## design/flow/design.v

```verilog
module uart_tx #(
    parameter BAUD_DIV = 434
) (
    input logic clk,
    input logic rst_n,
    input logic tx_start,
    input logic [7:0] data_in,
    output logic tx_busy,
    output logic tx
);
    logic [9:0] tx_shift;   
    logic [3:0] bit_count;
    logic [11:0] baud_counter;
    logic tx_active;
    always_ff @(posedge clk or negedge rst_n) begin
        if (!rst_n) begin
            tx_active <= 0;
            baud_counter <= 0;
            tx_busy <= 0;
            tx <= 1;   
        end else begin
            if (tx_start && !tx_active) begin
                tx_active <= 1;
                tx_shift <= {1'b1, data_in, 1'b0};   
                baud_counter <= BAUD_DIV;
                bit_count <= 0;
                tx_busy <= 1;
            end else if (tx_active) begin
                if (baud_counter == 0) begin
                    baud_counter <= BAUD_DIV;
                    tx <= tx_shift[0];   
                    tx_shift <= {1'b1, tx_shift[9:1]};   
                    bit_count <= bit_count + 1;
                    if (bit_count == 9) begin   
                        tx_active <= 0;
                        tx_busy <= 0;
                    end
                end else begin
                    baud_counter <= baud_counter - 1;
                end
            end
        end
    end
endmodule
module uart_rx #(
    parameter BAUD_DIV = 434   
) (
    input logic clk,
    input logic rst_n,
    input logic rx,
    output logic [7:0] data_out,
    output logic data_valid,
	 	output logic [7:0] leds
);
    logic [11:0] baud_counter;
    logic [3:0] bit_count;
    logic [7:0] rx_shift;
    logic rx_active;
    always_ff @(posedge clk or negedge rst_n) begin
        if (!rst_n) begin
            baud_counter <= 0;
            bit_count <= 0;
            rx_active <= 0;
            data_valid <= 0;
            rx_shift <= 8'b0;   
        end else begin
            if (!rx_active && !rx) begin
                rx_active <= 1;
                baud_counter <= BAUD_DIV / 2;
                bit_count <= 0;
                rx_shift <= 8'b0;   
            end else if (rx_active) begin
                if (baud_counter == 0) begin
                    baud_counter <= BAUD_DIV;
                    if (bit_count < 9) begin
                        rx_shift <= {rx, rx_shift[7:1]};   
                        bit_count <= bit_count + 1;
                    end else begin
                        rx_active <= 0;
                        data_out <= rx_shift;  
								leds <= rx_shift;
                        data_valid <= 1;
                    end
                end else begin
                    baud_counter <= baud_counter - 1;
                end
            end else begin
                data_valid <= 0;
            end
        end
    end
endmodule
module uart_edge_detection (
    input logic clk,           
    input logic rst_n,         
    input logic uart_rx,       
    output logic uart_tx,      
    output logic led_rx,       
    output logic led_tx,       
    output logic data_ready    
);
    parameter CLOCK_FREQ = 50000000;    
    parameter BAUD_RATE  = 115200;
    parameter BAUD_DIV   = CLOCK_FREQ / BAUD_RATE;
    parameter THRESHOLD  = 4;           
    logic [7:0] rx_data;
    logic rx_done;
    logic [7:0] processed_data;
    logic tx_start;
    logic tx_busy;
    logic [7:0] image_data [0:63];     
    logic [7:0] conv_result [0:35];    
    logic [5:0] rx_counter;            
    logic [5:0] tx_counter;            
    typedef enum logic [1:0] {IDLE, RECEIVE, PROCESS, SEND} state_t;
    state_t state, next_state;
    uart_rx #(
        .BAUD_DIV(BAUD_DIV)
    ) uart_receiver (
        .clk(clk),
        .rst_n(rst_n),
        .rx(uart_rx),
        .data_out(rx_data),
        .data_valid(rx_done)
    );
    uart_tx #(
        .BAUD_DIV(BAUD_DIV)
    ) uart_transmitter (
        .clk(clk),
        .rst_n(rst_n),
        .tx_start(tx_start),
        .data_in(processed_data),
        .tx_busy(tx_busy),
        .tx(uart_tx)
    );
    always_ff @(posedge clk or negedge rst_n) begin
        if (!rst_n)
            state <= IDLE;
        else
            state <= next_state;
    end
    always_comb begin
        case (state)
            IDLE:      next_state = (rx_done) ? RECEIVE : IDLE;
            RECEIVE:   next_state = (rx_counter == 6'd63 && rx_done) ? PROCESS : RECEIVE;
            PROCESS:   next_state = SEND;
            SEND:      next_state = (tx_counter == 6'd36 && !tx_busy) ? IDLE : SEND;
            default:   next_state = IDLE;
        endcase
    end
    always_ff @(posedge clk or negedge rst_n) begin
        if (!rst_n) begin
            rx_counter <= 6'd0;
        end else if ((state == IDLE || state == RECEIVE) && rx_done) begin
            image_data[rx_counter] <= rx_data;
            rx_counter <= rx_counter + 1;
        end else if (state == IDLE) begin
            rx_counter <= 6'd0;
        end
    end
    integer i, j, k, l;
    reg [3:0] sum;
    always_ff @(posedge clk or negedge rst_n) begin
        if (!rst_n) begin
            for (i = 0; i < 36; i = i + 1)
                conv_result[i] <= 8'd0;
        end else if (state == PROCESS) begin
            for (i = 0; i < 6; i = i + 1) begin
                for (j = 0; j < 6; j = j + 1) begin
                    sum = 0;
                    for (k = 0; k < 3; k = k + 1) begin
                        for (l = 0; l < 3; l = l + 1) begin
                            sum = sum + image_data[(i + k) * 8 + (j + l)][0];
                        end
                    end
                    conv_result[i * 6 + j] <= (sum >= THRESHOLD) ? 8'b1 : 8'b0;
                end
            end
        end
    end
    always_ff @(posedge clk or negedge rst_n) begin
        if (!rst_n) begin
            tx_counter <= 6'd0;
            tx_start <= 1'b0;
            processed_data <= 8'd0;
        end else if (state == SEND) begin
            if (!tx_busy && !tx_start) begin
                tx_start <= 1'b1;
                processed_data <= conv_result[tx_counter];
                tx_counter <= tx_counter + 1;
            end else if (tx_start && tx_busy) begin
                tx_start <= 1'b0;
            end
        end else begin
            tx_counter <= 6'd0;
            tx_start <= 1'b0;
        end
    end
    always_ff @(posedge clk or negedge rst_n) begin
        if (!rst_n) begin
            led_rx <= 1'b0;
            led_tx <= 1'b0;
            data_ready <= 1'b0;
        end else begin
            led_rx <= (state == RECEIVE) ? rx_done : 1'b0;
            led_tx <= (state == SEND) ? ~tx_busy : 1'b0;
            data_ready <= (state == SEND);  
        end
    end
endmodule
```

## design/flow/run.sh

```bash
#!/bin/bash
# the make line also repeats each setting of config.mk as NAME=value (left out here)
make -C /OpenROAD-flow-scripts/flow DESIGN_CONFIG=/design/flow/config.mk WORK_HOME=/design/flow/orfs CLKGATE_MAP_FILE= finish
```

## design/flow/config.mk

```make
export PLATFORM = sky130hd
export DESIGN_NAME = uart_edge_detection
export DESIGN_NICKNAME = uart_edge_detection
export VERILOG_FILES = /design/flow/design.v
export SDC_FILE = /design/flow/constraint.sdc
export NUM_CORES = 4
export LEC_CHECK = 0
export ABC_AREA = 0
export CAP_MARGIN = 30
export CELL_PAD_IN_SITES_GLOBAL_PLACEMENT = 3
export CORE_MARGIN = 8
export CORE_UTILIZATION = 35
export CTS_CLUSTER_SIZE = 55
export GPL_ROUTABILITY_DRIVEN = 0
export MIN_ROUTING_LAYER = met2
export PLACE_DENSITY = 0.47
export SETUP_SLACK_MARGIN = -0.17
export SLEW_MARGIN = 0
```

## design/flow/constraint.sdc

```tcl
create_clock -name core_clock -period 4.46 [get_ports {clk}]
set_input_delay 0.8920 -clock core_clock [delete_from_list [all_inputs] [get_ports {clk}]]
set_output_delay 0.8920 -clock core_clock [all_outputs]
set_load 0.01 [all_outputs]
```

==> results.json, run 1 <==
{
  "dr.first_iter.drc_count": 1118,
  "tritoncts.num_buffers": 17,
  "ant_nets": 0,
  "routed_wl_um": 33650,
  "synth.comb.largest_family": "adder cells",
  "first_pass_iters": 47,
  "path_class": "flip-flop to flip-flop",
  "grt_setup_unrepaired": "no",
  "worst_skew_ns": 0.005848,
  "ir_drop_uv": 266.7,
  "tritoncts_num_sinks": 176,
  "timing.final.crit_share": 0.8072,
  "reg2reg_from": "image_data[25]",
  "syn-mean-instance-area_um2": 10.36,
  "max_freq_mhz": 277.8,
  "synth_flops": 176,
  "dominant_register_cell": "sky130_fd_sc_hd__dfrtp_1",
  "ys.warnings.count": 5,
  "ctsHtreeMaxLevel": 4,
  "total_switching_power_uw": 900.9,
  "timing.critical_path.arrival_ns": 3.90,
  "wire_length_of_the_first_global_routing_pass_um": 53220,
  "core_area_mm2": 0.03557,
  "most_common_cell": "sky130_fd_sc_hd__inv_1",
  "cpLargestDelayFamily": "adder cells",
  "yosys.stat.seqShare": 0.3797,
  "post_cts_hold_buffer_count": 0,
  "worstMarginPinSlew_ns": 0.9681,
  "clock_path_buffers": 2,
  "synthDistinctLibCells": 70,
  "timing.critical_path.buf_inv": 3,
  "die_w_um": 206.0,
  "final-setup-viol-count": 0,
  "ctsResizeCount": 0,
  "clock_power_share": 0.441,
  "timing.final.crit_period_ns": 3.600,
  "clock_root_buffer": "sky130_fd_sc_hd__clkbuf_16",
  "r2r.worst_path.cells": 10,
  "pg_clk_mw": 1.57,
  "final.setup.tns_ns": 0,
  "netlist_top_cells_area": "sky130_fd_sc_hd__dfrtp_1 19%, sky130_fd_sc_hd__edfxtp_1 19%, sky130_fd_sc_hd__fa_1 17%, sky130_fd_sc_hd__ha_1 12%, sky130_fd_sc_hd__inv_1 6.7%",
  "grt_start_max_net_pins": 74,
  "hold_viol_final": 0,
  "post_dp_cell_area_mm2": 0.01319,
  "adder_share": 0.2939,
  "place.port_buffers": 6,
  "mappedNetlistNets": 1455,
  "detail_route.antenna_diodes": 0,
  "path_depth": 10,
  "layout-area-overhead-vs-synth_pct": 8.982,
  "via_count_of_the_first_global_routing_pass": 13570,
  "placement_rows": 69,
  "setup.worst_path.end": "conv_result[18][0]",
  "log.warning_count": 38,
  "leakagePower_nw": 6.043,
  "post_synthesis_cell_type_with_the_largest_combined_area": "sky130_fd_sc_hd__dfrtp_1",
  "simple_gate_share": 0.1160,
  "timing.slew.headroom": 0.3546,
  "syn-instance-count": 1220,
  "hold_path_class": "input pin to asynchronous set/reset pin",
  "drc": 0,
  "comb_cell_power_uw": 175,
  "clock_latency_late_sink_ns": 0.45,
  "critical_path_peak_fanout": 5,
  "combinationalPowerShare": 0.049,
  "postLayoutCoreUtil": 0.3871,
  "globalRoute.totalOverflow": 0,
  "antenna_found_initial": 0,
  "critPathCaptureType": "flip-flop",
  "final_net_count": 1453,
  "post_synth_most_frequent_cells": "227 x sky130_fd_sc_hd__inv_1, 140 x sky130_fd_sc_hd__nor2_1, 124 x sky130_fd_sc_hd__ha_1",
  "cts_tree": "done",
  "fin_ws_ns": 0.8601,
  "power_top_consumer": "registers",
  "top_area_frac": 0.1901,
  "power.sequential.total_mw": 1.81,
  "status": "timing/DRC/antenna clean",
  "stdcell_count": 1692,
  "path_cells": "inv_1 -> fa_1 -> fa_1 -> fa_1 -> inv_1 -> ha_1 -> a21o_1 -> a211oi_1 -> buf_4 -> a21oi_1",
  "numPlacedInstances": 1660,
  "worstReg2RegEnd": "conv_result[18][0]",
  "yosys.stat.chipArea_mm2": 0.01263,
  "dp_hpwl_um": 23880,
  "clock_pin_slew_worst_setup_and_hold_paths_ns": 0.08,
  "ys_sh_aoi": 0.1139,
  "detailroute.via_count": 11630,
  "post_cts_buffers": 0,
  "critPathMostFrequentCell": "sky130_fd_sc_hd__fa_1",
  "number_of_max_capacitance_violations_reported": 0,
  "via_per_inst": 6.876,
  "startpoint_type": "flip-flop",
  "drt-wirelength-per-cell_um": 19.89,
  "power.density_mw_per_mm2": 258.0,
  "dieArea_mm2": 0.04243,
  "final-max-slew-violation-count": 0,
  "io_pins": 7,
  "synth.cellmix.xorXnorShare": 0.01248,
  "worst_setup_path_startpoint": "image_data[25]",
  "post_syn_area_mm2": 0.01263,
  "timing.critical_path.slowest_cell_delay_ns": 0.51,
  "ys_cells": 1220,
  "synth.area.mux_share": 0.004951,
  "global_route_total_usage_across_every_layer": 0.2512,
  "sw_share": 0.2536,
  "r2r_setup_slack_ns": 0.86,
  "p_seq_frac": 0.510,
  "internal_power_mw": 2.651,
  "cp_slowest_cell": "sky130_fd_sc_hd__fa_1",
  "ys_async_sr_fraction": 0.5568,
  "final_cell_area_mm2": 0.01377,
  "synth-edff-count": 78,
  "chipHeight_um": 206.0,
  "pre_cts_ws_ns": 0.9196,
  "cp_data_required_time_ns": 4.76,
  "fp-utilization": 0.3552
}
## layout make-up
class                   instances  area, um2
well taps                     461      576.8
multi-input cells             781       6838
clock buffers                  18      439.2
flip-flops and latches        176       4798
clock inverters                14      140.1
repair buffers                 15      125.1
fillers                      3616      21800
inverters                     227      852.1
## per-layer routing
layer,GRT usage,wire length [um],up-vias
li1,-,-,4005
met4,0.03523,1007,6
met2,0.2805,17650,3134
met3,0.3712,14800,99
met1,-,0,4390
met5,0.05707,192,-
## through the flow
stage	hold WS (ns)	total power, mW
finish	0.4060	3.552
detailed placement	0.4493	2.021
floorplan	0.4114	1.954
global placement	0.4486	2.019
global route	0.4312	3.699
CTS	0.3970	3.583
==> run 2: changes to the inputs <==
Settings changed: ABC_AREA 0 to not set, CAP_MARGIN 30 to 20, CELL_PAD_IN_SITES_GLOBAL_PLACEMENT 3 to not set, CORE_MARGIN 8 to 2, CORE_UTILIZATION 35 to 40, CTS_CLUSTER_SIZE 55 to not set, GPL_ROUTABILITY_DRIVEN 0 to not set, PLACE_DENSITY 0.47 to not set, SETUP_SLACK_MARGIN -0.17 to 5.0, SLEW_MARGIN 0 to 20.
Clock period 4.46 ns to 20.0 ns, I/O delays scaled along.
==> results.json, run 2 <==
{
  "status": "timing/DRC/antenna clean",
  "final.setup.tns_ns": 0,
  "sw_share": 0.2374,
  "log.warning_count": 36,
  "timing.slew.headroom": 0.2997,
  "top_area_frac": 0.1901,
  "detailroute.via_count": 11590,
  "ys_cells": 1220,
  "clock_pin_slew_worst_setup_and_hold_paths_ns": 0.07,
  "grt_start_max_net_pins": 74,
  "ys_async_sr_fraction": 0.5568,
  "area.combinational_mm2": 0.006838,
  "final_net_count": 1447,
  "cp_slowest_cell": "sky130_fd_sc_hd__buf_4",
  "setup.worst_path.end": "uart_transmitter.tx_shift[3]",
  "synthDistinctLibCells": 70,
  "global_route_total_usage_across_every_layer": 0.2691,
  "routabilityCongestion": 0.8159,
  "power_top_consumer": "registers",
  "r2r_setup_slack_ns": 16.04,
  "final.fill_count": 2934,
  "worstReg2RegEnd": "conv_result[9][0]",
  "path_cells": "buf_4 -> buf_4 -> and2_1",
  "cpLargestDelayFamily": "buffers and inverters",
  "fp-utilization": 0.4035,
  "post_syn_area_mm2": 0.01263,
  "grt_setup_unrepaired": "no",
  "r2r.worst_path.cells": 9,
  "antenna_found_initial": 0,
  "reg2reg_from": "image_data[19]",
  "ant_nets": 0,
  "syn-mean-instance-area_um2": 10.36,
  "dominant_register_cell": "sky130_fd_sc_hd__dfrtp_1",
  "min_path_cells": 2,
  "min_delay_worst_endpoint": "uart_transmitter.tx",
  "syn-instance-count": 1220,
  "post_cts_hold_buffer_count": 0,
  "synth.area.mux_share": 0.004951,
  "routed_wl_um": 28120,
  "critical_path_peak_fanout": 64,
  "cts_tree": "done",
  "layout-area-overhead-vs-synth_pct": 8.239,
  "netlist_top_cells_area": "sky130_fd_sc_hd__dfrtp_1 19%, sky130_fd_sc_hd__edfxtp_1 19%, sky130_fd_sc_hd__fa_1 17%, sky130_fd_sc_hd__ha_1 12%, sky130_fd_sc_hd__inv_1 6.7%",
  "hold_viol_final": 0,
  "ctsHtreeMaxLevel": 4,
  "timing.critical_path.buf_inv": 2,
  "fin_ws_ns": 14.26,
  "clock_power_share": 0.444,
  "drc": 0,
  "dp_hpwl_um": 20670,
  "power.density_mw_per_mm2": 58.08,
  "post_synth_most_frequent_cells": "227 x sky130_fd_sc_hd__inv_1, 140 x sky130_fd_sc_hd__nor2_1, 124 x sky130_fd_sc_hd__ha_1",
  "worst_setup_path_startpoint": "rst_n",
  "tritoncts.num_buffers": 17,
  "combinationalPowerShare": 0.047,
  "simple_gate_share": 0.1160,
  "clock_root_buffer": "sky130_fd_sc_hd__clkbuf_16",
  "via_count_of_the_first_global_routing_pass": 13080,
  "die_w_um": 181.7,
  "most_common_cell": "sky130_fd_sc_hd__inv_1",
  "power.sequential.total_uw": 404,
  "hold_path_class": "flip-flop to flip-flop",
  "wire_length_of_the_first_global_routing_pass_um": 46320,
  "chipHeight_um": 181.7,
  "sequential_cell_area_mm2": 0.004798,
  "worst_hold_startpoint": "uart_transmitter.tx_shift[0]",
  "place.port_buffers": 6,
  "pg_clk_uw": 352,
  "via_per_inst": 7.120,
  "critPathMostFrequentCell": "sky130_fd_sc_hd__buf_4",
  "internal_power_uw": 605.7,
  "timing.final.crit_share": 0.2871,
  "clock_path_buffers": 2,
  "total_switching_power_uw": 188.6,
  "timing.critical_path.arrival_ns": 5.82,
  "post_cts_buffers": 0,
  "tritoncts_num_sinks": 176,
  "placement_rows": 65,
  "synth_flops": 176,
  "first_pass_iters": 9,
  "leakagePower_nw": 6.035,
  "timing.critical_path.slowest_cell_delay_ns": 0.75,
  "cp_data_required_time_ns": 20.08,
  "yosys.stat.seqShare": 0.3797,
  "worstMarginPinSlew_ns": 1.044,
  "dieArea_mm2": 0.03302,
  "p_seq_frac": 0.509,
  "ir_drop_uv": 55.95,
  "ys_sh_aoi": 0.1139,
  "clock_latency_late_sink_ns": 0.45,
  "pre_cts_ws_ns": 13.70,
  "final-setup-viol-count": 0,
  "timing.final.crit_period_ns": 5.742,
  "dr.first_iter.drc_count": 1680,
  "ys.warnings.count": 5,
  "adder_share": 0.2939,
  "post_synthesis_cell_type_with_the_largest_combined_area": "sky130_fd_sc_hd__dfrtp_1",
  "startpoint_type": "input pin",
  "number_of_max_capacitance_violations_reported": 0,
  "path_depth": 3,
  "synth.cellmix.xorXnorShare": 0.01248,
  "comb_cell_power_uw": 37.5,
  "ctsResizeCount": 0,
  "final-max-slew-violation-count": 0,
  "synth.comb.largest_family": "adder cells",
  "io_pins": 7,
  "yosys.stat.chipArea_mm2": 0.01263,
  "mappedNetlistNets": 1455,
  "path_class": "input pin to flip-flop",
  "globalRoute.totalOverflow": 0,
  "worst_skew_ns": 0.01570,
  "drt-wirelength-per-cell_um": 17.28,
  "core_area_mm2": 0.03131,
  "synth-edff-count": 78,
  "critPathCaptureType": "flip-flop",
  "detail_route.antenna_diodes": 0,
  "max_freq_mhz": 174.1
}
==> run 2: layout make-up <==
cell class                      instances  share of cell area
Multi-Input combinational cell        781              0.5000
Inverter                              227             0.06231
Clock inverter                         12             0.01144
Tap cell                              402             0.03678
Sequential cell                       176              0.3509
Clock buffer                           20             0.03275
Timing Repair Buffer                    9            0.005855
==> run 2: stage by stage <==
step | power, mW | instance area (um2) | utilization | hold slack [ns] | instances
floorplan | 0.4358 | 12630 | - | 0.4114 | 1220
global placement | 0.4487 | 13070 | 0.4175 | 0.4403 | 1595
detailed placement | 0.4487 | 13070 | 0.4175 | 0.4404 | 1595
CTS | 0.7961 | 13680 | 0.4368 | 0.4644 | 1627
global route | 0.8225 | 13680 | 0.4368 | 0.4952 | 1627
finish | 0.7943 | 13680 | 0.4368 | 0.4591 | 1627
==> run 2: routing by layer <==
layer	global-route usage	routed length (um)
met5	0.1200	402
met4	0.04293	1363
met3	0.3726	11800
met2	0.3120	14560
met1	-	0
==> run 3: changes to the inputs <==
Settings changed: ABC_AREA set to 0, CAP_MARGIN 20 to 35, CELL_PAD_IN_SITES_DETAIL_PLACEMENT set to 2, CELL_PAD_IN_SITES_GLOBAL_PLACEMENT set to 0, CORE_MARGIN 2 to 7, CORE_UTILIZATION 40 to 21, CTS_CLUSTER_DIAMETER set to 240, CTS_CLUSTER_SIZE set to 88, HOLD_SLACK_MARGIN set to 0.13, MAX_ROUTING_LAYER set to met4, MIN_ROUTING_LAYER met2 to not set, PLACE_DENSITY set to 0.89, SETUP_SLACK_MARGIN 5.0 to 0.75, TNS_END_PERCENT set to 20.
Clock period 20.0 ns to 7.76 ns, I/O delays scaled along.
==> results.json, run 3 <==
{
  "ys_cells": 1220,
  "syn-mean-instance-area_um2": 10.36,
  "power.density_mw_per_mm2": 145.7,
  "drc": 0,
  "internal_power_mw": 1.494,
  "adder_share": 0.2939,
  "hold_viol_final": 0,
  "clock_path_buffers": 2,
  "clock_root_buffer": "sky130_fd_sc_hd__clkbuf_16",
  "ys.warnings.count": 5,
  "cts_tree": "done",
  "post_syn_area_mm2": 0.01263,
  "timing.final.crit_period_ns": 3.901,
  "timing.final.crit_share": 0.5027,
  "cp_slowest_cell": "sky130_fd_sc_hd__a211oi_1",
  "setup.worst_path.end": "conv_result[34][0]",
  "mappedNetlistNets": 1455,
  "worst_skew_ns": 0.01667,
  "critPathMostFrequentCell": "sky130_fd_sc_hd__fa_1",
  "post_cts_buffers": 0,
  "routed_wl_um": 46790,
  "global_route_total_usage_across_every_layer": 0.1441,
  "sw_share": 0.2765,
  "die_w_um": 259.3,
  "comb_cell_power_uw": 111,
  "power_top_consumer": "registers",
  "yosys.stat.chipArea_mm2": 0.01263,
  "simple_gate_share": 0.1160,
  "yosys.stat.seqShare": 0.3797,
  "most_common_cell": "sky130_fd_sc_hd__inv_1",
  "final_net_count": 1447,
  "timing.critical_path.slowest_cell_delay_ns": 0.58,
  "min_delay_worst_endpoint": "uart_transmitter.tx",
  "ctsResizeCount": 0,
  "via_count_of_the_first_global_routing_pass": 11630,
  "path_depth": 9,
  "drt-wirelength-per-cell_um": 23.41,
  "clock_pin_slew_worst_setup_and_hold_paths_ns": 0.08,
  "dp_hpwl_um": 37050,
  "dieArea_mm2": 0.06723,
  "cpLargestDelayFamily": "adder cells",
  "chipHeight_um": 259.3,
  "final-max-slew-violation-count": 0,
  "ir_drop_uv": 169.2,
  "grt_setup_unrepaired": "no",
  "r2r.worst_path.cells": 9,
  "detailroute.via_count": 9530,
  "status": "timing/DRC/antenna clean",
  "wire_length_of_the_first_global_routing_pass_um": 70850,
  "dr.first_iter.drc_count": 673,
  "synthDistinctLibCells": 70,
  "ant_nets": 0,
  "worstReg2RegEnd": "conv_result[34][0]",
  "log.warning_count": 36,
  "pre_cts_ws_ns": 3.869,
  "globalRoute.totalOverflow": 0,
  "total_switching_power_uw": 570.9,
  "timing.slew.headroom": 0.4020,
  "ctsHtreeMaxLevel": 4,
  "hold_path_class": "flip-flop to flip-flop",
  "leakagePower_nw": 6.039,
  "synth_flops": 176,
  "syn-instance-count": 1220,
  "antenna_found_initial": 0,
  "final-setup-viol-count": 0,
  "critPathCaptureType": "flip-flop",
  "post_cts_hold_buffer_count": 0,
  "p_seq_frac": 0.508,
  "path_class": "flip-flop to flip-flop",
  "critical_path_peak_fanout": 7,
  "number_of_max_capacitance_violations_reported": 0,
  "dominant_register_cell": "sky130_fd_sc_hd__dfrtp_1",
  "synth-edff-count": 78,
  "clock_power_share": 0.438,
  "worstMarginPinSlew_ns": 0.8970,
  "routabilityCongestion": 0.8540,
  "grt_start_max_net_pins": 65,
  "final.fill_count": 6600,
  "first_pass_iters": 5,
  "layout-area-overhead-vs-synth_pct": 12.12,
  "synth.cellmix.xorXnorShare": 0.01248,
  "io_pins": 7,
  "path_cells": "inv_1 -> fa_1 -> fa_1 -> fa_1 -> inv_1 -> ha_1 -> a21o_1 -> a211oi_1 -> a21oi_1",
  "synth.area.mux_share": 0.004951,
  "tritoncts.num_buffers": 17,
  "worst_setup_path_startpoint": "image_data[44]",
  "via_per_inst": 4.767,
  "power.sequential.total_mw": 1.05,
  "worst_hold_startpoint": "uart_transmitter.tx_shift[0]",
  "fin_ws_ns": 3.859,
  "max_freq_mhz": 256.3,
  "r2r_setup_slack_ns": 3.86,
  "netlist_top_cells_area": "sky130_fd_sc_hd__dfrtp_1 19%, sky130_fd_sc_hd__edfxtp_1 19%, sky130_fd_sc_hd__fa_1 17%, sky130_fd_sc_hd__ha_1 12%, sky130_fd_sc_hd__inv_1 6.7%",
  "min_path_cells": 2,
  "synth.comb.largest_family": "adder cells",
  "core_area_mm2": 0.05924,
  "reg2reg_from": "image_data[44]",
  "timing.critical_path.arrival_ns": 4.21,
  "combinationalPowerShare": 0.054,
  "cp_data_required_time_ns": 8.07,
  "area.combinational_mm2": 0.006838,
  "place.port_buffers": 6,
  "pg_clk_uw": 904,
  "placement_rows": 89,
  "tritoncts_num_sinks": 176,
  "final.setup.tns_ns": 0,
  "sequential_cell_area_mm2": 0.004798,
  "top_area_frac": 0.1901,
  "ys_sh_aoi": 0.1139,
  "startpoint_type": "flip-flop",
  "post_synthesis_cell_type_with_the_largest_combined_area": "sky130_fd_sc_hd__dfrtp_1",
  "ys_async_sr_fraction": 0.5568,
  "timing.critical_path.buf_inv": 2,
  "clock_latency_late_sink_ns": 0.48,
  "post_synth_most_frequent_cells": "227 x sky130_fd_sc_hd__inv_1, 140 x sky130_fd_sc_hd__nor2_1, 124 x sky130_fd_sc_hd__ha_1",
  "fp-utilization": 0.2133
}
==> run 3: cell type report <==
| type | count | share of cell area |
|---|---|---|
| Antenna cell | 1 | 0.0001766 |
| Clock buffer | 18 | 0.03180 |
| Sequential cell | 176 | 0.3387 |
| Timing Repair Buffer | 9 | 0.007066 |
| Inverter | 227 | 0.06015 |
| Tap cell | 773 | 0.06827 |
| Multi-Input combinational cell | 781 | 0.4827 |
| Clock inverter | 14 | 0.01113 |
==> run 3: through the flow <==
stage / instances / instance area [um2] / total power [mW] / hold WS (ns) / utilization
floorplan: 1220 / 12630 / 1.123 / 0.4114 / -
CTS: 1998 / 14160 / 2.088 / 0.4500 / 0.2391
global placement: 1965 / 13530 / 1.150 / 0.4226 / 0.2284
detailed placement: 1966 / 13560 / 1.179 / 0.4443 / 0.2288
finish: 1999 / 14170 / 2.065 / 0.4411 / 0.2391
global route: 1998 / 14160 / 2.124 / 0.4718 / 0.2391
==> run 3: layer usage <==
| layer | part of all wire | vias to the layer above | GRT usage |
|---|---|---|---|
| li1 | - | 4011 | - |
| met2 | 0.55 | 327 | 0.2690 |
| met4 | 0.081 | 0 | 0.1031 |
| met5 | 0 | - | - |
| met3 | 0.038 | 262 | 0.03042 |
| met1 | 0.33 | 4930 | 0.1281 |
==> run 4: changes to the inputs <==
Settings changed: ABC_AREA 0 to not set, CAP_MARGIN 35 to 20, CELL_PAD_IN_SITES_GLOBAL_PLACEMENT 0 to not set, CORE_UTILIZATION 21 to 40, CTS_CLUSTER_DIAMETER 240 to 290, CTS_CLUSTER_SIZE 88 to 99, HOLD_SLACK_MARGIN 0.13 to not set, MAX_ROUTING_LAYER met4 to not set, PLACE_DENSITY 0.89 to not set, SETUP_SLACK_MARGIN 0.75 to 1.23, TNS_END_PERCENT 20 to not set.
Clock period 7.76 ns to 20.0 ns, I/O delays scaled along.
==> results.json, run 4 <==
{
  "power.sequential.total_uw": 409,
  "antenna_found_initial": 1,
  "path_depth": 1,
  "dominant_register_cell": "sky130_fd_sc_hd__dfrtp_1",
  "hold_path_class": "flip-flop to flip-flop",
  "timing.slew.headroom": 0.4035,
  "log.warning_count": 36,
  "ys_async_sr_fraction": 0.5568,
  "wire_length_of_the_first_global_routing_pass_um": 64620,
  "syn-mean-instance-area_um2": 10.36,
  "final.hold.worst_slack_ns": 0.4728,
  "worstReg2RegEnd": "conv_result[14][0]",
  "power.density_mw_per_mm2": 58.12,
  "clock_root_buffer": "sky130_fd_sc_hd__clkbuf_16",
  "final-setup-viol-count": 0,
  "fp-utilization": 0.4098,
  "clock_power_share": 0.428,
  "synth.cellmix.xorXnorShare": 0.01248,
  "first_pass_iters": 5,
  "worst_skew_ns": 0.01468,
  "number_of_max_capacitance_violations_reported": 0,
  "startpoint_type": "flip-flop",
  "grt_start_max_net_pins": 74,
  "die_w_um": 191.7,
  "timing.final.crit_share": 0.2758,
  "globalRoute.totalOverflow": 0,
  "r2r.worst_path.cells": 9,
  "final.setup.tns_ns": 0,
  "dr.first_iter.drc_count": 624,
  "dp_hpwl_um": 30390,
  "final-max-slew-violation-count": 0,
  "drt-wirelength-per-cell_um": 25.19,
  "ys.warnings.count": 5,
  "numPlacedInstances": 1589,
  "ctsResizeCount": 0,
  "min_path_cells": 2,
  "placement_rows": 64,
  "critPathCaptureType": "output pin",
  "timing.critical_path.arrival_ns": 1.51,
  "timing.final.crit_period_ns": 5.515,
  "worst_hold_startpoint": "uart_transmitter.tx_shift[0]",
  "setup.worst_path.end": "uart_tx",
  "area.combinational_mm2": 0.006838,
  "comb_cell_power_uw": 44.5,
  "worstMarginPinSlew_ns": 0.8948,
  "pg_clk_uw": 340,
  "path_cells": "clkdlybuf4s50_1",
  "timing.critical_path.slowest_cell_delay_ns": 0.53,
  "post_cts_buffers": 0,
  "routed_wl_um": 40830,
  "power_top_consumer": "registers",
  "simple_gate_share": 0.1160,
  "cp_slowest_cell": "sky130_fd_sc_hd__dfstp_2",
  "ys_sh_aoi": 0.1139,
  "routabilityCongestion": 0.8084,
  "cts_tree": "done",
  "post_syn_area_mm2": 0.01263,
  "total_switching_power_uw": 208.5,
  "synth.area.mux_share": 0.004951,
  "ys_cells": 1220,
  "leakagePower_nw": 6.016,
  "layout-area-overhead-vs-synth_pct": 8.061,
  "place.port_buffers": 6,
  "sequential_cell_area_mm2": 0.004798,
  "yosys.stat.chipArea_mm2": 0.01263,
  "synth-edff-count": 78,
  "most_common_cell": "sky130_fd_sc_hd__inv_1",
  "synth.comb.largest_family": "adder cells",
  "p_seq_frac": 0.516,
  "status": "timing/DRC/antenna clean",
  "post_synthesis_cell_type_with_the_largest_combined_area": "sky130_fd_sc_hd__dfrtp_1",
  "tritoncts.num_buffers": 17,
  "ir_drop_uv": 63.33,
  "sw_share": 0.2627,
  "chipHeight_um": 191.7,
  "drc": 0,
  "clock_path_buffers": 2,
  "final_net_count": 1447,
  "post_synth_most_frequent_cells": "227 x sky130_fd_sc_hd__inv_1, 140 x sky130_fd_sc_hd__nor2_1, 124 x sky130_fd_sc_hd__ha_1",
  "cp_data_required_time_ns": 16.00,
  "detailroute.via_count": 9198,
  "combinationalPowerShare": 0.056,
  "post_cts_hold_buffer_count": 0,
  "r2r_setup_slack_ns": 16.23,
  "path_class": "flip-flop to output pin",
  "critical_path_peak_fanout": 2,
  "hold_viol_final": 0,
  "worst_setup_path_startpoint": "uart_transmitter.tx",
  "timing.critical_path.buf_inv": 1,
  "mappedNetlistNets": 1455,
  "core_area_mm2": 0.03083,
  "reg2reg_from": "image_data[19]",
  "global_route_total_usage_across_every_layer": 0.2332,
  "p_total_uw": 793.5,
  "netlist_top_cells_area": "sky130_fd_sc_hd__dfrtp_1 19%, sky130_fd_sc_hd__edfxtp_1 19%, sky130_fd_sc_hd__fa_1 17%, sky130_fd_sc_hd__ha_1 12%, sky130_fd_sc_hd__inv_1 6.7%",
  "stdcell_count": 1621,
  "clock_pin_slew_worst_setup_and_hold_paths_ns": 0.07,
  "io_pins": 7,
  "via_per_inst": 5.674,
  "internal_power_uw": 585.0,
  "final.fill_count": 3148,
  "cpLargestDelayFamily": "flip-flops",
  "yosys.stat.seqShare": 0.3797,
  "synth_flops": 176,
  "detail_route.antenna_diodes": 0,
  "ant_nets": 0,
  "tritoncts_num_sinks": 176,
  "top_area_frac": 0.1901,
  "min_delay_worst_endpoint": "uart_transmitter.tx",
  "adder_share": 0.2939,
  "grt_setup_unrepaired": "no",
  "ctsHtreeMaxLevel": 4,
  "synthDistinctLibCells": 70,
  "syn-instance-count": 1220,
  "max_freq_mhz": 181.3,
  "clock_latency_late_sink_ns": 0.46,
  "dieArea_mm2": 0.03676,
  "via_count_of_the_first_global_routing_pass": 10890
}
-- run 4: routing by layer --
metal | global-route usage | up-vias | share of wire
met2 | 0.4210 | 219 | 0.52
met4 | 0.09919 | 2 | 0.035
met3 | 0.03722 | 97 | 0.037
li1 | - | 4015 | -
met5 | 0 | - | 0.00032
met1 | 0.2728 | 4865 | 0.40
-- run 4: cell type report --
class | instances | area share
clock buffer | 22 | 0.03638
clock inverter | 10 | 0.006782
timing repair buffer | 9 | 0.005865
tap | 396 | 0.03629
sequential | 176 | 0.3514
multi-input combinational | 781 | 0.5008
inverter | 227 | 0.06241
-- run 4: per-stage QoR --
| step | worst slack [ns] | util | area (um2) |
|---|---|---|---|
| global route | 14.43 | 0.4429 | 13650 |
| floorplan | 15.15 | - | 12630 |
| CTS | 14.46 | 0.4429 | 13650 |
| global placement | 14.38 | 0.4237 | 13060 |
| finish | 14.49 | 0.4429 | 13650 |
| detailed placement | 14.39 | 0.4237 | 13060 |
==> run 5: changes to the inputs <==
Settings changed: ABC_AREA set to 0, CAP_MARGIN 20 to 35, CELL_PAD_IN_SITES_GLOBAL_PLACEMENT set to 0, CORE_UTILIZATION 40 to 62, CTS_CLUSTER_DIAMETER 290 to 240, CTS_CLUSTER_SIZE 99 to 46, HOLD_SLACK_MARGIN set to 0.03, MAX_ROUTING_LAYER set to met4, MIN_ROUTING_LAYER set to met2, PLACE_DENSITY set to 0.89, SETUP_SLACK_MARGIN 1.23 to 0.75, TNS_END_PERCENT set to 30.
Clock period 20.0 ns to 5.67 ns, I/O delays scaled along.
==> results.json, run 5 <==
{
  "status": "stopped before the end",
  "flow.stopped_at": "3_5_place_dp",
  "run.stop_error": "[ERROR DPL-0033] detailed placement checks failed during check placement.",
  "syn-mean-instance-area_um2": 10.36,
  "syn-instance-count": 1220,
  "post_syn_area_mm2": 0.01263,
  "ys.warnings.count": 5,
  "mappedNetlistNets": 1455,
  "ys_sh_aoi": 0.1139,
  "chipHeight_um": 156.8,
  "synth_flops": 176,
  "synth.cellmix.xorXnorShare": 0.01248,
  "top_area_frac": 0.1901,
  "ys_cells": 1220,
  "core_area_mm2": 0.02010,
  "adder_share": 0.2939,
  "dominant_register_cell": "sky130_fd_sc_hd__dfrtp_1",
  "synthDistinctLibCells": 70,
  "synth-edff-count": 78,
  "yosys.stat.seqShare": 0.3797,
  "post_synth_most_frequent_cells": "227 x sky130_fd_sc_hd__inv_1, 140 x sky130_fd_sc_hd__nor2_1, 124 x sky130_fd_sc_hd__ha_1",
  "fp-utilization": 0.6285,
  "simple_gate_share": 0.1160,
  "post_synthesis_cell_type_with_the_largest_combined_area": "sky130_fd_sc_hd__dfrtp_1",
  "io_pins": 7,
  "ys_async_sr_fraction": 0.5568,
  "synth.comb.largest_family": "adder cells",
  "dieArea_mm2": 0.02457,
  "synth.area.mux_share": 0.004951,
  "yosys.stat.chipArea_mm2": 0.01263,
  "die_w_um": 156.8,
  "most_common_cell": "sky130_fd_sc_hd__inv_1",
  "netlist_top_cells_area": "sky130_fd_sc_hd__dfrtp_1 19%, sky130_fd_sc_hd__edfxtp_1 19%, sky130_fd_sc_hd__fa_1 17%, sky130_fd_sc_hd__ha_1 12%, sky130_fd_sc_hd__inv_1 6.7%",
  "place.port_buffers": 6,
  "routabilityCongestion": 0.9143,
  "placement_rows": 52
}
==> run 5: stage by stage <==
stage	setup slack (ns)	total power, mW
global placement	2.312	1.573
floorplan	2.677	1.537
==> run 6: changes to the inputs <==
Settings changed: ABC_AREA 0 to not set, CAP_MARGIN 35 to 20, CELL_PAD_IN_SITES_DETAIL_PLACEMENT 2 to not set, CELL_PAD_IN_SITES_GLOBAL_PLACEMENT 0 to not set, CORE_MARGIN 7 to 2, CORE_UTILIZATION 62 to 65, CTS_CLUSTER_DIAMETER 240 to 45, CTS_CLUSTER_SIZE 46 to 72, HOLD_SLACK_MARGIN 0.03 to not set, MAX_ROUTING_LAYER met4 to not set, MIN_ROUTING_LAYER met2 to not set, PLACE_DENSITY 0.89 to not set, SETUP_SLACK_MARGIN 0.75 to not set, TNS_END_PERCENT 30 to not set.
Clock period 5.67 ns to 14.0 ns, I/O delays scaled along.
==> results.json, run 6 <==
{
  "post_synthesis_cell_type_with_the_largest_combined_area": "sky130_fd_sc_hd__dfrtp_1",
  "syn-mean-instance-area_um2": 10.36,
  "yosys.stat.seqShare": 0.3797,
  "power.sequential.total_uw": 579,
  "antenna_found_initial": 0,
  "tritoncts.num_buffers": 17,
  "ys_sh_aoi": 0.1139,
  "final-max-slew-violation-count": 0,
  "placement_rows": 50,
  "critPathCaptureType": "output pin",
  "p_total_mw": 1.150,
  "detailroute.via_count": 8506,
  "synthDistinctLibCells": 70,
  "ctsHtreeMaxLevel": 4,
  "routed_wl_um": 26940,
  "timing.critical_path.slowest_cell_delay_ns": 0.53,
  "cpLargestDelayFamily": "flip-flops",
  "synth_flops": 176,
  "via_count_of_the_first_global_routing_pass": 8730,
  "post_synth_most_frequent_cells": "227 x sky130_fd_sc_hd__inv_1, 140 x sky130_fd_sc_hd__nor2_1, 124 x sky130_fd_sc_hd__ha_1",
  "routabilityCongestion": 0.8208,
  "dieArea_mm2": 0.02057,
  "top_area_frac": 0.1901,
  "grt_setup_unrepaired": "no",
  "final.setup.tns_ns": 0,
  "status": "timing/DRC/antenna clean",
  "clock_power_share": 0.448,
  "die_w_um": 143.4,
  "yosys.stat.chipArea_mm2": 0.01263,
  "synth.comb.largest_family": "adder cells",
  "synth.cellmix.xorXnorShare": 0.01248,
  "most_common_cell": "sky130_fd_sc_hd__inv_1",
  "post_dp_cell_area_mm2": 0.01289,
  "min_path_cells": 2,
  "clock_pin_slew_worst_setup_and_hold_paths_ns": 0.07,
  "timing.critical_path.arrival_ns": 1.49,
  "drc": 0,
  "ys_cells": 1220,
  "startpoint_type": "flip-flop",
  "fp-utilization": 0.6687,
  "worst_hold_startpoint": "uart_transmitter.tx_shift[0]",
  "core_area_mm2": 0.01889,
  "mappedNetlistNets": 1455,
  "min_delay_worst_endpoint": "uart_transmitter.tx",
  "via_per_inst": 5.728,
  "internal_power_uw": 877.3,
  "pg_clk_uw": 515,
  "final-setup-viol-count": 0,
  "global_route_total_usage_across_every_layer": 0.2895,
  "final_cell_area_mm2": 0.01354,
  "path_cells": "clkdlybuf4s50_1",
  "combinationalPowerShare": 0.048,
  "clock_latency_late_sink_ns": 0.43,
  "log.warning_count": 38,
  "hold_path_class": "flip-flop to flip-flop",
  "layout-area-overhead-vs-synth_pct": 7.150,
  "final_net_count": 1447,
  "number_of_max_capacitance_violations_reported": 0,
  "r2r.worst_path.cells": 9,
  "ir_drop_uv": 83.33,
  "path_class": "flip-flop to output pin",
  "clock_path_buffers": 2,
  "ys_async_sr_fraction": 0.5568,
  "detail_route.antenna_diodes": 0,
  "worstMarginPinSlew_ns": 0.8352,
  "cp_slowest_cell": "sky130_fd_sc_hd__dfstp_2",
  "netlist_top_cells_area": "sky130_fd_sc_hd__dfrtp_1 19%, sky130_fd_sc_hd__edfxtp_1 19%, sky130_fd_sc_hd__fa_1 17%, sky130_fd_sc_hd__ha_1 12%, sky130_fd_sc_hd__inv_1 6.7%",
  "post_syn_area_mm2": 0.01263,
  "leakagePower_nw": 6.048,
  "ys.warnings.count": 5,
  "max_freq_mhz": 233.0,
  "synth.area.mux_share": 0.004951,
  "ant_nets": 0,
  "hold_viol_final": 0,
  "syn-instance-count": 1220,
  "sw_share": 0.2369,
  "critical_path_peak_fanout": 2,
  "worstReg2RegEnd": "conv_result[28][0]",
  "dp_hpwl_um": 20260,
  "tritoncts_num_sinks": 176,
  "worst_skew_ns": 0.01052,
  "synth-edff-count": 78,
  "power.density_mw_per_mm2": 84.91,
  "post_cts_buffers": 0,
  "dominant_register_cell": "sky130_fd_sc_hd__dfrtp_1",
  "setup.worst_path.end": "uart_tx",
  "grt_start_max_net_pins": 74,
  "power_top_consumer": "registers",
  "adder_share": 0.2939,
  "reg2reg_from": "image_data[36]",
  "timing.critical_path.buf_inv": 1,
  "cp_data_required_time_ns": 11.20,
  "wire_length_of_the_first_global_routing_pass_um": 44940,
  "first_pass_iters": 6,
  "timing.final.crit_period_ns": 4.291,
  "timing.final.crit_share": 0.3065,
  "path_depth": 1,
  "chipHeight_um": 143.4,
  "place.port_buffers": 6,
  "io_pins": 7,
  "r2r_setup_slack_ns": 10.16,
  "worst_setup_path_startpoint": "uart_transmitter.tx",
  "post_cts_hold_buffer_count": 0,
  "comb_cell_power_uw": 55.6,
  "p_seq_frac": 0.504,
  "drt-wirelength-per-cell_um": 18.14,
  "dr.first_iter.drc_count": 683,
  "simple_gate_share": 0.1160,
  "cts_tree": "done",
  "final.fill_count": 1441,
  "clock_root_buffer": "sky130_fd_sc_hd__clkbuf_16",
  "globalRoute.totalOverflow": 0,
  "timing.slew.headroom": 0.4432,
  "ctsResizeCount": 0,
  "total_switching_power_uw": 272.3
}
[run 6: layer usage]
| layer | wire (um) | GRT usage | up-vias |
|---|---|---|---|
| li1 | - | - | 4024 |
| met1 | 12070 | 0.4015 | 4193 |
| met2 | 12570 | 0.4617 | 237 |
| met3 | 1391 | 0.05332 | 52 |
| met4 | 902 | 0.1053 | 0 |
| met5 | 0 | 0 | - |
[run 6: area by class of cell]
cell class | count | area [um2] | area share
clock buffers | 21 | 504.2 | 0.03725
clock inverters | 11 | 140.1 | 0.01035
inverters | 227 | 852.1 | 0.06294
multi-input cells | 781 | 6838 | 0.5051
flip-flops and latches | 176 | 4798 | 0.3544
well taps | 260 | 325.3 | 0.02403
repair buffers | 9 | 80.08 | 0.005915
[run 6: through the flow]
step | std cells | util | worst slack [ns] | hold slack [ns]
2_1_floorplan | 1220 | - | 10.35 | 0.4114
3_3_place_gp | 1453 | 0.6825 | 9.639 | 0.4343
3_5_place_dp | 1453 | 0.6825 | 9.615 | 0.4354
4_1_cts | 1485 | 0.7166 | 9.691 | 0.4530
5_1_grt | 1485 | 0.7166 | 9.659 | 0.4805
6_report | 1485 | 0.7166 | 9.709 | 0.4516
==> run 7: changes to the inputs <==
Settings changed: ABC_AREA set to 1, CAP_MARGIN 20 to 15, CORE_ASPECT_RATIO set to 1.41, CORE_MARGIN 2 to 10, CORE_UTILIZATION 65 to 25, CTS_CLUSTER_DIAMETER 45 to 103, CTS_CLUSTER_SIZE 72 to 90, GPL_TIMING_DRIVEN set to 0, MAX_ROUTING_LAYER set to met5, PLACE_DENSITY_LB_ADDON set to 0.02, SETUP_SLACK_MARGIN set to 0.56.
Clock period 14.0 ns to 9.31 ns, I/O delays scaled along.
==> results.json, run 7 <==
{
  "status": "timing/DRC/antenna clean",
  "worstReg2RegEnd": "conv_result[14][0]",
  "critPathMostFrequentCell": "sky130_fd_sc_hd__nor2_1",
  "comb_cell_power_uw": 17.1,
  "power.sequential.total_uw": 809,
  "ys.warnings.count": 5,
  "die_w_um": 210.0,
  "detailroute.via_count": 8691,
  "grt_setup_unrepaired": "no",
  "clock_latency_late_sink_ns": 0.47,
  "total_switching_power_uw": 384.1,
  "detail_route.antenna_diodes": 0,
  "setup.worst_path.end": "image_data[7]",
  "hold_path_class": "flip-flop to flip-flop",
  "core_area_mm2": 0.05052,
  "first_pass_iters": 4,
  "power_top_consumer": "registers",
  "timing.critical_path.slowest_cell_delay_ns": 0.41,
  "fp-utilization": 0.2519,
  "tritoncts_num_sinks": 176,
  "min_path_cells": 0,
  "worstMarginPinSlew_ns": 0.7803,
  "ant_nets": 0,
  "dominant_register_cell": "sky130_fd_sc_hd__dfrtp_1",
  "synth-edff-count": 78,
  "final-setup-viol-count": 0,
  "log.warning_count": 36,
  "synth.cellmix.xorXnorShare": 0.007571,
  "clock_pin_slew_worst_setup_and_hold_paths_ns": 0.08,
  "pg_clk_uw": 748,
  "antenna_found_initial": 0,
  "yosys.stat.seqShare": 0.3770,
  "ctsResizeCount": 0,
  "clock_power_share": 0.475,
  "final.hold.worst_slack_ns": 0.4549,
  "syn-mean-instance-area_um2": 9.728,
  "io_pins": 7,
  "wire_length_of_the_first_global_routing_pass_um": 58660,
  "p_total_mw": 1.574,
  "numPlacedInstances": 1969,
  "timing.final.crit_share": 0.4091,
  "cpLargestDelayFamily": "simple AND/OR/NAND/NOR gates",
  "ys_cells": 1308,
  "timing.critical_path.arrival_ns": 3.97,
  "reg2reg_from": "image_data[26]",
  "worst_hold_startpoint": "uart_receiver.rx_shift[0]",
  "dp_hpwl_um": 30440,
  "drc": 0,
  "clock_path_buffers": 2,
  "placement_rows": 98,
  "combinationalPowerShare": 0.011,
  "simple_gate_share": 0.1290,
  "post_syn_area_mm2": 0.01272,
  "post_cts_buffers": 0,
  "ys_async_sr_fraction": 0.5568,
  "timing.final.crit_period_ns": 3.809,
  "final-max-slew-violation-count": 0,
  "p_seq_frac": 0.514,
  "internal_power_mw": 1.190,
  "synth.area.mux_share": 0.0008850,
  "syn-instance-count": 1308,
  "hold_viol_final": 0,
  "layout-area-overhead-vs-synth_pct": 12.17,
  "synthDistinctLibCells": 45,
  "ctsHtreeMaxLevel": 4,
  "path_cells": "buf_6 -> inv_1 -> nor2_1 -> buf_2 -> nand3_1 -> nor2_1",
  "post_cts_hold_buffer_count": 0,
  "mappedNetlistNets": 1543,
  "final_net_count": 1573,
  "chipHeight_um": 287.9,
  "worst_setup_path_startpoint": "rst_n",
  "cp_slowest_cell": "sky130_fd_sc_hd__nand3_1",
  "grt_start_max_net_pins": 55,
  "global_route_total_usage_across_every_layer": 0.1304,
  "path_depth": 6,
  "ir_drop_uv": 129.5,
  "sw_share": 0.2440,
  "timing.slew.headroom": 0.4798,
  "post_synthesis_cell_type_with_the_largest_combined_area": "sky130_fd_sc_hd__dfrtp_1",
  "critical_path_peak_fanout": 46,
  "synth_flops": 176,
  "most_common_cell": "sky130_fd_sc_hd__inv_1",
  "r2r_setup_slack_ns": 5.77,
  "cts_tree": "done",
  "fin_ws_ns": 5.501,
  "via_per_inst": 4.343,
  "startpoint_type": "input pin",
  "via_count_of_the_first_global_routing_pass": 9436,
  "yosys.stat.chipArea_mm2": 0.01272,
  "tritoncts.num_buffers": 17,
  "netlist_top_cells_area": "sky130_fd_sc_hd__dfrtp_1 19%, sky130_fd_sc_hd__edfxtp_1 18%, sky130_fd_sc_hd__fa_1 17%, sky130_fd_sc_hd__ha_1 12%, sky130_fd_sc_hd__inv_1 8.6%",
  "clock_root_buffer": "sky130_fd_sc_hd__clkbuf_16",
  "stdcell_count": 2001,
  "critPathCaptureType": "flip-flop",
  "routabilityCongestion": 0.7689,
  "adder_share": 0.2918,
  "synth.comb.largest_family": "adder cells",
  "number_of_max_capacitance_violations_reported": 0,
  "top_area_frac": 0.1888,
  "place.port_buffers": 6,
  "post_synth_most_frequent_cells": "291 x sky130_fd_sc_hd__inv_1, 139 x sky130_fd_sc_hd__nor2_1, 124 x sky130_fd_sc_hd__ha_1, 124 x sky130_fd_sc_hd__nand2_1, 108 x sky130_fd_sc_hd__fa_1",
  "power.density_mw_per_mm2": 110.3,
  "ys_sh_aoi": 0.09361,
  "drt-wirelength-per-cell_um": 18.77,
  "pre_cts_ws_ns": 4.859,
  "routed_wl_um": 37560,
  "max_freq_mhz": 262.5,
  "dr.first_iter.drc_count": 373,
  "r2r.worst_path.cells": 9,
  "leakagePower_nw": 6.812,
  "min_delay_worst_endpoint": "uart_receiver.data_out[0]",
  "cp_data_required_time_ns": 9.47,
  "globalRoute.totalOverflow": 0,
  "path_class": "input pin to flip-flop",
  "worst_skew_ns": 0.01422,
  "dieArea_mm2": 0.06046,
  "timing.critical_path.buf_inv": 3
}
==> run 7: per-stage QoR <==
| stage | utilization | setup TNS, ns | cell area [um2] |
|---|---|---|---|
| after floorplan | - | 0 | 12720 |
| after global placement | 0.2692 | -14.13 | 13600 |
| after detailed placement | 0.2712 | 0 | 13700 |
| after CTS | 0.2825 | 0 | 14270 |
| after global routing | 0.2825 | 0 | 14270 |
| final | 0.2825 | 0 | 14270 |
==> run 7: metal layers <==
| metal | track usage | share of wire | up-vias |
|---|---|---|---|
| li1 | - | - | 4281 |
| met1 | 0.1386 | 0.40 | 4334 |
| met2 | 0.2600 | 0.58 | 54 |
| met3 | 0.01475 | 0.011 | 22 |
| met4 | 0.03784 | 0.013 | 0 |
| met5 | 0 | 0 | - |
==> run 7: area by class of cell <==
cell class | instances | area (um2)
multi-input combinational | 803 | 6656
fill | 5431 | 36240
clock buffer | 21 | 481.7
clock inverter | 11 | 93.84
timing repair buffer | 11 | 157.7
buffer | 31 | 155.1
tap | 650 | 813.3
sequential | 176 | 4797
inverter | 298 | 1119
==> run 8: changes to the inputs <==
Settings changed: CAP_MARGIN 15 to 0, CORE_UTILIZATION 25 to 40, CTS_CLUSTER_DIAMETER 103 to 197, CTS_CLUSTER_SIZE 90 to not set, HOLD_SLACK_MARGIN set to -0.07, PLACE_DENSITY_LB_ADDON 0.02 to 0.11, SETUP_SLACK_MARGIN 0.56 to 0.99.
Clock period 9.31 ns to 9.88 ns, I/O delays scaled along.
==> results.json, run 8 <==
{
  "status": "timing/DRC/antenna clean",
  "grt_setup_unrepaired": "no",
  "ys_sh_aoi": 0.09361,
  "ir_drop_uv": 81.87,
  "final.fill_count": 3065,
  "r2r.worst_path.cells": 9,
  "total_switching_power_uw": 345.4,
  "clock_path_buffers": 2,
  "r2r_setup_slack_ns": 6.46,
  "syn-mean-instance-area_um2": 9.728,
  "number_of_max_capacitance_violations_reported": 0,
  "synth.cellmix.xorXnorShare": 0.007571,
  "stdcell_count": 1744,
  "ctsResizeCount": 0,
  "via_count_of_the_first_global_routing_pass": 8940,
  "grt_use_met1": 0.1728,
  "global_route_total_usage_across_every_layer": 0.1597,
  "cp_slowest_cell": "sky130_fd_sc_hd__nor2_1",
  "worstMarginPinSlew_ns": 1.083,
  "layout-area-overhead-vs-synth_pct": 9.312,
  "min_path_cells": 0,
  "grt_start_max_net_pins": 55,
  "min_delay_worst_endpoint": "uart_receiver.data_out[0]",
  "final.setup.tns_ns": 0,
  "dieArea_mm2": 0.03945,
  "top_area_frac": 0.1888,
  "ant_nets": 0,
  "detailroute.via_count": 8670,
  "ctsHtreeMaxLevel": 4,
  "final-setup-viol-count": 0,
  "setup.worst_path.end": "image_data[6]",
  "ys_cells": 1308,
  "area.combinational_mm2": 0.006654,
  "worst_setup_path_startpoint": "rst_n",
  "ys.warnings.count": 5,
  "core_area_mm2": 0.03141,
  "cpLargestDelayFamily": "simple AND/OR/NAND/NOR gates",
  "routed_wl_um": 30090,
  "syn-instance-count": 1308,
  "timing.critical_path.buf_inv": 3,
  "grt-busiest-layer": "met2",
  "dominant_register_cell": "sky130_fd_sc_hd__dfrtp_1",
  "reg2reg_from": "image_data[34]",
  "timing.slew.headroom": 0.2756,
  "final.hold.worst_slack_ns": 0.4604,
  "most_common_cell": "sky130_fd_sc_hd__inv_1",
  "post_cts_hold_buffer_count": 0,
  "leakagePower_nw": 6.789,
  "dr.first_iter.drc_count": 490,
  "sw_share": 0.2392,
  "startpoint_type": "input pin",
  "adder_share": 0.2918,
  "p_seq_frac": 0.528,
  "final_net_count": 1571,
  "post_synth_most_frequent_cells": "291 x sky130_fd_sc_hd__inv_1, 139 x sky130_fd_sc_hd__nor2_1, 124 x sky130_fd_sc_hd__ha_1, 124 x sky130_fd_sc_hd__nand2_1, 108 x sky130_fd_sc_hd__fa_1",
  "sequential_cell_area_mm2": 0.004797,
  "placement_rows": 77,
  "dp_hpwl_um": 24350,
  "ys_async_sr_fraction": 0.5568,
  "hold_viol_final": 0,
  "synth.comb.largest_family": "adder cells",
  "antenna_found_initial": 0,
  "critPathMostFrequentCell": "sky130_fd_sc_hd__nor2_1",
  "cp_data_required_time_ns": 10.03,
  "path_class": "input pin to flip-flop",
  "synth.area.mux_share": 0.0008850,
  "tritoncts.num_buffers": 17,
  "timing.final.crit_share": 0.3827,
  "place.port_buffers": 6,
  "yosys.stat.seqShare": 0.3770,
  "yosys.stat.chipArea_mm2": 0.01272,
  "post_syn_area_mm2": 0.01272,
  "die_w_um": 170.2,
  "pre_cts_ws_ns": 5.592,
  "fp-utilization": 0.4051,
  "post_cts_buffers": 0,
  "pg_clk_uw": 666,
  "drc": 0,
  "clock_root_buffer": "sky130_fd_sc_hd__clkbuf_16",
  "final-max-slew-violation-count": 0,
  "clock_pin_slew_worst_setup_and_hold_paths_ns": 0.07,
  "clock_power_share": 0.461,
  "synth-edff-count": 78,
  "global_routing_usage_on_met2": 0.3023,
  "netlist_top_cells_area": "sky130_fd_sc_hd__dfrtp_1 19%, sky130_fd_sc_hd__edfxtp_1 18%, sky130_fd_sc_hd__fa_1 17%, sky130_fd_sc_hd__ha_1 12%, sky130_fd_sc_hd__inv_1 8.6%",
  "worst_skew_ns": 0.01072,
  "power_top_consumer": "registers",
  "max_freq_mhz": 264.4,
  "cts_tree": "done",
  "critical_path_peak_fanout": 46,
  "post_synthesis_cell_type_with_the_largest_combined_area": "sky130_fd_sc_hd__dfrtp_1",
  "combinationalPowerShare": 0.010,
  "comb_cell_power_uw": 15.1,
  "first_pass_iters": 5,
  "chipHeight_um": 231.8,
  "synthDistinctLibCells": 45,
  "synth_flops": 176,
  "via_per_inst": 4.971,
  "power.sequential.total_uw": 763,
  "power.density_mw_per_mm2": 103.8,
  "hold_path_class": "flip-flop to flip-flop",
  "path_cells": "buf_6 -> inv_1 -> nor2_1 -> buf_2 -> nand3_1 -> nor2_1",
  "worstReg2RegEnd": "conv_result[25][0]",
  "critPathCaptureType": "flip-flop",
  "p_total_mw": 1.444,
  "internal_power_mw": 1.098,
  "io_pins": 7,
  "fin_ws_ns": 6.098,
  "mappedNetlistNets": 1543,
  "timing.critical_path.arrival_ns": 3.93,
  "clock_latency_late_sink_ns": 0.46,
  "numPlacedInstances": 1712,
  "timing.critical_path.slowest_cell_delay_ns": 0.39,
  "grtUsageMet3": 0.02076,
  "log.warning_count": 36,
  "worst_hold_startpoint": "uart_receiver.rx_shift[0]",
  "path_depth": 6,
  "wire_length_of_the_first_global_routing_pass_um": 48130,
  "detail_route.antenna_diodes": 0,
  "simple_gate_share": 0.1290,
  "routabilityCongestion": 0.8785,
  "timing.final.crit_period_ns": 3.782,
  "tritoncts_num_sinks": 176,
  "globalRoute.totalOverflow": 0,
  "drt-wirelength-per-cell_um": 17.25
}
[run 8: final cells by class]
cell class,count,share of cell area
sequential,176,0.3449
inverter,298,0.08042
buffer,31,0.01115
multi-input combinational,803,0.4784
timing repair buffer,9,0.008545
clock buffer,17,0.03058
tap,395,0.03553
clock inverter,15,0.01052
[run 8: stage by stage]
step           utilization  area, um2
5_1_grt             0.4429      13910
3_5_place_dp        0.4247      13340
6_report            0.4429      13910
3_3_place_gp        0.4228      13280
4_1_cts             0.4429      13910
2_1_floorplan            -      12720
[run 8: per-layer routing]
metal  routed length (um)  vias up
li1                     -     4283
met2                16720       90
met1                11910     4252
met5                    0        -
met3                  539       45
met4                  920        0
==> run 9: changes to the inputs <==
Settings changed: ABC_AREA 1 to not set, CAP_MARGIN 0 to 35, CELL_PAD_IN_SITES_DETAIL_PLACEMENT set to 0, CELL_PAD_IN_SITES_GLOBAL_PLACEMENT set to 0, CORE_ASPECT_RATIO 1.41 to not set, CORE_MARGIN 10 to 2, CORE_UTILIZATION 40 to 70, CTS_CLUSTER_DIAMETER 197 to 356, CTS_CLUSTER_SIZE set to 37, GPL_TIMING_DRIVEN 0 to not set, HOLD_SLACK_MARGIN -0.07 to 0.11, MAX_ROUTING_LAYER met5 to not set, PLACE_DENSITY set to 0.89, PLACE_DENSITY_LB_ADDON 0.11 to not set, SETUP_SLACK_MARGIN 0.99 to not set.
Clock period 9.88 ns to 6.62 ns, I/O delays scaled along.
==> results.json, run 9 <==
{
  "dr.first_iter.drc_count": 1009,
  "post_synthesis_cell_type_with_the_largest_combined_area": "sky130_fd_sc_hd__dfrtp_1",
  "syn-instance-count": 1220,
  "final.hold.worst_slack_ns": 0.4421,
  "p_seq_frac": 0.514,
  "post_cts_buffers": 0,
  "max_freq_mhz": 283.4,
  "timing.final.crit_share": 0.5330,
  "yosys.stat.seqShare": 0.3797,
  "critPathMostFrequentCell": "sky130_fd_sc_hd__fa_1",
  "syn-mean-instance-area_um2": 10.36,
  "post_dp_cell_area_mm2": 0.01288,
  "startpoint_type": "flip-flop",
  "synth-edff-count": 78,
  "ys_sh_aoi": 0.1139,
  "worst_hold_startpoint": "uart_transmitter.tx_shift[0]",
  "clock_path_buffers": 2,
  "ctsResizeCount": 0,
  "grt_start_max_net_pins": 74,
  "cp_data_required_time_ns": 6.91,
  "core_area_mm2": 0.01784,
  "ys.warnings.count": 5,
  "clock_pin_slew_worst_setup_and_hold_paths_ns": 0.08,
  "global_route_total_usage_across_every_layer": 0.3294,
  "final.setup.tns_ns": 0,
  "routed_wl_um": 29780,
  "min_path_cells": 2,
  "detail_route.antenna_diodes": 0,
  "via_count_of_the_first_global_routing_pass": 9556,
  "power.sequential.total_mw": 1.22,
  "combinationalPowerShare": 0.049,
  "first_pass_iters": 6,
  "fp-utilization": 0.7082,
  "yosys.stat.chipArea_mm2": 0.01263,
  "internal_power_mw": 1.758,
  "ir_drop_uv": 203.1,
  "comb_cell_power_uw": 116,
  "leakagePower_nw": 6.045,
  "path_depth": 9,
  "status": "timing/DRC/antenna clean",
  "worstMarginPinSlew_ns": 0.9005,
  "cpLargestDelayFamily": "adder cells",
  "dp_hpwl_um": 20770,
  "power_top_consumer": "registers",
  "dieArea_mm2": 0.01914,
  "routabilityCongestion": 0.9113,
  "critical_path_peak_fanout": 7,
  "r2r_setup_slack_ns": 3.09,
  "path_class": "flip-flop to flip-flop",
  "log.warning_count": 36,
  "mappedNetlistNets": 1455,
  "timing.critical_path.slowest_cell_delay_ns": 0.56,
  "hold_viol_final": 0,
  "drc": 0,
  "final-setup-viol-count": 0,
  "clock_root_buffer": "sky130_fd_sc_hd__clkbuf_16",
  "hold_path_class": "flip-flop to flip-flop",
  "power.density_mw_per_mm2": 176.4,
  "worst_setup_path_startpoint": "image_data[34]",
  "io_pins": 7,
  "via_per_inst": 6.263,
  "timing.final.crit_period_ns": 3.528,
  "worst_skew_ns": 0.01014,
  "setup.worst_path.end": "conv_result[20][0]",
  "min_delay_worst_endpoint": "uart_transmitter.tx",
  "wire_length_of_the_first_global_routing_pass_um": 49020,
  "tritoncts_num_sinks": 176,
  "dominant_register_cell": "sky130_fd_sc_hd__dfrtp_1",
  "stdcell_count": 1456,
  "critPathCaptureType": "flip-flop",
  "ys_async_sr_fraction": 0.5568,
  "adder_share": 0.2939,
  "synth_flops": 176,
  "netlist_top_cells_area": "sky130_fd_sc_hd__dfrtp_1 19%, sky130_fd_sc_hd__edfxtp_1 19%, sky130_fd_sc_hd__fa_1 17%, sky130_fd_sc_hd__ha_1 12%, sky130_fd_sc_hd__inv_1 6.7%",
  "numPlacedInstances": 1424,
  "reg2reg_from": "image_data[34]",
  "cp_slowest_cell": "sky130_fd_sc_hd__fa_1",
  "post_syn_area_mm2": 0.01263,
  "synth.cellmix.xorXnorShare": 0.01248,
  "sw_share": 0.2609,
  "postLayoutCoreUtil": 0.7557,
  "cts_tree": "done",
  "most_common_cell": "sky130_fd_sc_hd__inv_1",
  "final_cell_area_mm2": 0.01348,
  "synthDistinctLibCells": 70,
  "path_cells": "inv_1 -> fa_1 -> fa_1 -> fa_1 -> inv_1 -> ha_1 -> a21o_1 -> a211oi_1 -> a21oi_1",
  "die_w_um": 138.4,
  "placement_rows": 49,
  "pg_clk_mw": 1.04,
  "total_switching_power_uw": 620.7,
  "timing.critical_path.arrival_ns": 3.82,
  "ctsHtreeMaxLevel": 4,
  "globalRoute.totalOverflow": 0,
  "detailroute.via_count": 9119,
  "ant_nets": 0,
  "simple_gate_share": 0.1160,
  "place.port_buffers": 6,
  "ys_cells": 1220,
  "final-max-slew-violation-count": 0,
  "antenna_found_initial": 0,
  "synth.area.mux_share": 0.004951,
  "synth.comb.largest_family": "adder cells",
  "drt-wirelength-per-cell_um": 20.45,
  "final_net_count": 1449,
  "top_area_frac": 0.1901,
  "post_synth_most_frequent_cells": "227 x sky130_fd_sc_hd__inv_1, 140 x sky130_fd_sc_hd__nor2_1, 124 x sky130_fd_sc_hd__ha_1",
  "number_of_max_capacitance_violations_reported": 0,
  "grt_setup_unrepaired": "no",
  "r2r.worst_path.cells": 9,
  "chipHeight_um": 138.4,
  "clock_latency_late_sink_ns": 0.45,
  "tritoncts.num_buffers": 17,
  "clock_power_share": 0.438,
  "timing.critical_path.buf_inv": 2,
  "post_cts_hold_buffer_count": 0,
  "worstReg2RegEnd": "conv_result[20][0]",
  "layout-area-overhead-vs-synth_pct": 6.704,
  "timing.slew.headroom": 0.3982
}
[run 9: metrics by stage]
step	power (mW)	worst slack, ns
2_1_floorplan	1.317	3.627
4_1_cts	2.382	3.119
6_report	2.379	3.092
5_1_grt	2.450	2.977
3_5_place_dp	1.359	3.270
3_3_place_gp	1.348	3.319
[run 9: layout make-up]
type / count / area, um2
multi-input combinational: 781 / 6838
sequential: 176 / 4798
fill: 1095 / 4359
inverter: 227 / 852.1
clock buffer: 20 / 466.7
tap: 229 / 286.5
clock inverter: 12 / 137.6
timing repair buffer: 11 / 102.6
[run 9: per-layer routing]
metal / vias up / wire [um] / GRT usage / share of wire
met3: 105 / 2798 / 0.06858 / 0.094
met1: 4498 / 11150 / 0.4269 / 0.37
li1: 4025 / - / - / -
met4: 0 / 1268 / 0.1590 / 0.043
met2: 491 / 14570 / 0.5375 / 0.49
met5: - / 0 / 0 / 0
No activity file was given, so power comes from the tool's default toggle rates.
